## wip/juniper
## top
module top #(
    parameter integer WIDTH = 16,
    parameter integer NUM_NEURONS_LAYER_1 = 4,
    parameter integer NUM_NEURONS_LAYER_2 = 3
)(
    input  logic clk,
    input  logic rst,
    input  logic sclk,
    input  logic cs_n,
    input  logic mosi,
    output logic miso,
    input  logic signed [WIDTH-1:0] input_current,
    output logic [NUM_NEURONS_LAYER_2-1:0] spikes
);
    logic wr_en;
    logic [15:0] addr;
    logic signed [WIDTH-1:0] wr_data;
    logic signed [WIDTH-1:0] rd_data;
    logic signed [WIDTH-1:0] threshold;
    logic signed [WIDTH-1:0] leak;
    logic signed [WIDTH-1:0] reset_potential;
    logic signed [WIDTH-1:0] refractory_cycles;
    logic [NUM_NEURONS_LAYER_1-1:0][NUM_NEURONS_LAYER_2-1:0][WIDTH-1:0] synaptic_weights;
    spi_slave_interface #(
        .WIDTH(WIDTH)
    ) spi_inst (
        .clk(clk),
        .rst(rst),
        .sclk(sclk),
        .cs_n(cs_n),
        .mosi(mosi),
        .miso(miso),
        .wr_en(wr_en),
        .addr(addr),
        .wr_data(wr_data),
        .rd_data(rd_data)
    );
    parameter_register_file #(
        .WIDTH(WIDTH),
        .NUM_NEURONS_LAYER_1(NUM_NEURONS_LAYER_1),
        .NUM_NEURONS_LAYER_2(NUM_NEURONS_LAYER_2)
    ) reg_file (
        .clk(clk),
        .rst(rst),
        .wr_en(wr_en),
        .addr(addr),
        .wr_data(wr_data),
        .rd_data(rd_data),
        .threshold(threshold),
  ...
Size: about 7000 cells after synthesis, about 590 flip-flops, ~0.051 sq mm of cells after synthesis.
==> flow/config.mk <==
export PLATFORM = sky130hd
export DESIGN_NAME = top
export DESIGN_NICKNAME = top
export VERILOG_FILES = /design/flow/design.v
export SDC_FILE = /design/flow/constraint.sdc
export NUM_CORES = 4
export LEC_CHECK = 0
export ABC_AREA = 1
export CAP_MARGIN = 15
export CELL_PAD_IN_SITES_GLOBAL_PLACEMENT = 3
export CORE_ASPECT_RATIO = 1.38
export CORE_MARGIN = 10
export CORE_UTILIZATION = 66
export PLACE_DENSITY_LB_ADDON = 0.25
export SETUP_SLACK_MARGIN = 3.02
export SLEW_MARGIN = 15
==> flow/constraint.sdc <==
create_clock -name core_clock -period 13.8 [get_ports {clk}]
set_input_delay 2.7600 -clock core_clock [delete_from_list [all_inputs] [get_ports {clk}]]
set_output_delay 2.7600 -clock core_clock [all_outputs]
set_load 0.01 [all_outputs]
run.sh (not shown) runs the stock make flow with config.mk's settings and CLKGATE_MAP_FILE=.
wip/juniper never completed, since it errored out during global placement without I/O (3_1_place_gp_skip_io).
Input-level comparison between wip/sierra and wip/juniper:
Settings: CAP_MARGIN now 20, was 15; CORE_MARGIN now 2, was 10; PLACE_DENSITY_LB_ADDON now 0.0, was 0.25; CELL_PAD_IN_SITES_GLOBAL_PLACEMENT no longer set, was 3; SLEW_MARGIN now 20, was 15; ABC_AREA no longer set, was 1; CORE_ASPECT_RATIO no longer set, was 1.38; CORE_UTILIZATION now 72, was 66; SETUP_SLACK_MARGIN now 1.2, was 3.02; the clock period (ns, I/O delays scaled along) now 11.3, was 13.8.
--- outcome ---
wip/sierra — number of cells in the yosys synthesis report 1337 lower, wip/juniper as reference. As far as area fraction in full adders, half adders and majority gates is concerned, wip/sierra and wip/juniper perform about the same. Per-instance average area after synthesis of wip/sierra exceeds that of wip/juniper by more than 10%. The aoi/oai-family share of the synthesized area reported for wip/sierra is smaller than that of wip/juniper by 1.3 points. Max overall die width across wip/sierra and wip/juniper: wip/sierra. Taking wip/sierra as 1.0, wip/juniper lands at 1.2 on post-synthesis instance total. Between wip/sierra and wip/juniper, it is wip/sierra whose height of the chip is lower, by 76 um. The summed standard-cell area reported by yosys of wip/sierra exceeds that of wip/juniper by 0.50%. Summary: core box area, wip/sierra better than wip/juniper. On die size, wip/juniper loses to wip/sierra. wip/sierra vs wip/juniper — area of the mapped netlist climbed slightly. What the final checks of wip/sierra revealed, after a flow that finished every stage, was a layout that fails on capacitance limit, slew limit, setup timing.
Setup changes, wip/sierra to wip/nickel
Settings: a change of SETUP_SLACK_MARGIN from 1.2 to -0.83; a deleted PLACE_DENSITY_LB_ADDON that had been 0.0; an added ABC_AREA of 1; an added PLACE_DENSITY of 0.36; a change of the clock period (ns, I/O delays scaled along) from 11.3 to 9.1.
### Flow results
Flow for wip/nickel halted at global routing (5_1_grt), error code GRT-0232. Comparing wip/sierra against wip/nickel, there is no change at all in H-tree depth reported by CTS. In wip/nickel, the total cells reported by yosys after synthesis came out 1337 above the value in wip/sierra. Delta (wip/nickel minus wip/sierra): placed wire-length estimate higher; floorplan die area lower. wip/nickel vs. wip/sierra: area inside the core boundary went down by about 1.4%. In the flow results for wip/nickel and wip/sierra, the total instance count after detailed placement is smaller on wip/sierra. Delta (wip/nickel minus wip/sierra): synthesized cell count higher, distinct cell type count of the synthesized netlist -about 40%, yosys stat chip area decreased 0.50%.
Inputs modified between wip/nickel and wip/violet:
Settings: SETUP_SLACK_MARGIN: -0.83 -> unset; PLACE_DENSITY: 0.36 -> unset; the clock period (ns, I/O delays scaled along): 9.1 -> 10.4.
### Flow results
- To summarise wip/violet: no stage aborted, but the layout did not pass its checks, failing on setup timing.
- Going from wip/nickel to wip/violet, number of cells after detailed placement shrank by a few percent.
- Going from wip/nickel to wip/violet, total cell area at the placement stage shrinks by 6.3%.
- Setup fix buffers added after clock tree synthesis: wip/violet > wip/nickel
- Per the comparison of wip/violet with wip/nickel, synthesized cell count comparable; total number of placement rows comparable; area figure in the yosys stat output comparable; number of synthesized flops with an enable pin comparable.
- Per the comparison of wip/violet with wip/nickel, estimated wirelength of the detail-placed design -about 6.5%; area fraction in and, or, nand and nor cells after synthesis held; weighted congestion reported at the end of routability-driven placement has decreased.
Setup changes, wip/violet to wip/willow
Settings: MAX_ROUTING_LAYER newly set to met4; CTS_CLUSTER_DIAMETER newly set to 225; SETUP_SLACK_MARGIN newly set to -0.7; CTS_CLUSTER_SIZE newly set to 73; PLACE_DENSITY_LB_ADDON newly set to 0.26; the clock period (ns, I/O delays scaled along) changed from 10.4 to 9.97.
## What came out
The remaining runs in wip/violet and wip/willow completed every stage, whereas wip/willow halted early. As the logs show, wip/willow stopped at global routing (5_1_grt) after a tool error, so it never reached the end of the flow. [wip/violet] flow finished | final checks: failed | reasons: setup timing. TritonCTS buffer count in wip/willow vs wip/violet: down 57. Number of levels the H-tree was split into down 2 in wip/willow wrt wip/violet. wip/willow against wip/violet; total instance count after detailed placement is up by a few percent. wip/willow -> wip/violet: die height delta 0, exact match. Re area share of and/or/nand/nor cells after synthesis: no difference whatsoever between wip/violet and wip/willow. The number of post-CTS setup repair buffers of wip/willow exceeds that of wip/violet by 11. Diff wip/violet -> wip/willow | routability-driven placement congestion ratio | up by a few percent. Delta(post-placement setup slack, wip/willow - wip/violet) < 0. Post-detailed-placement half-perimeter wirelength grows by a few percent when moving from wip/violet to wip/willow.
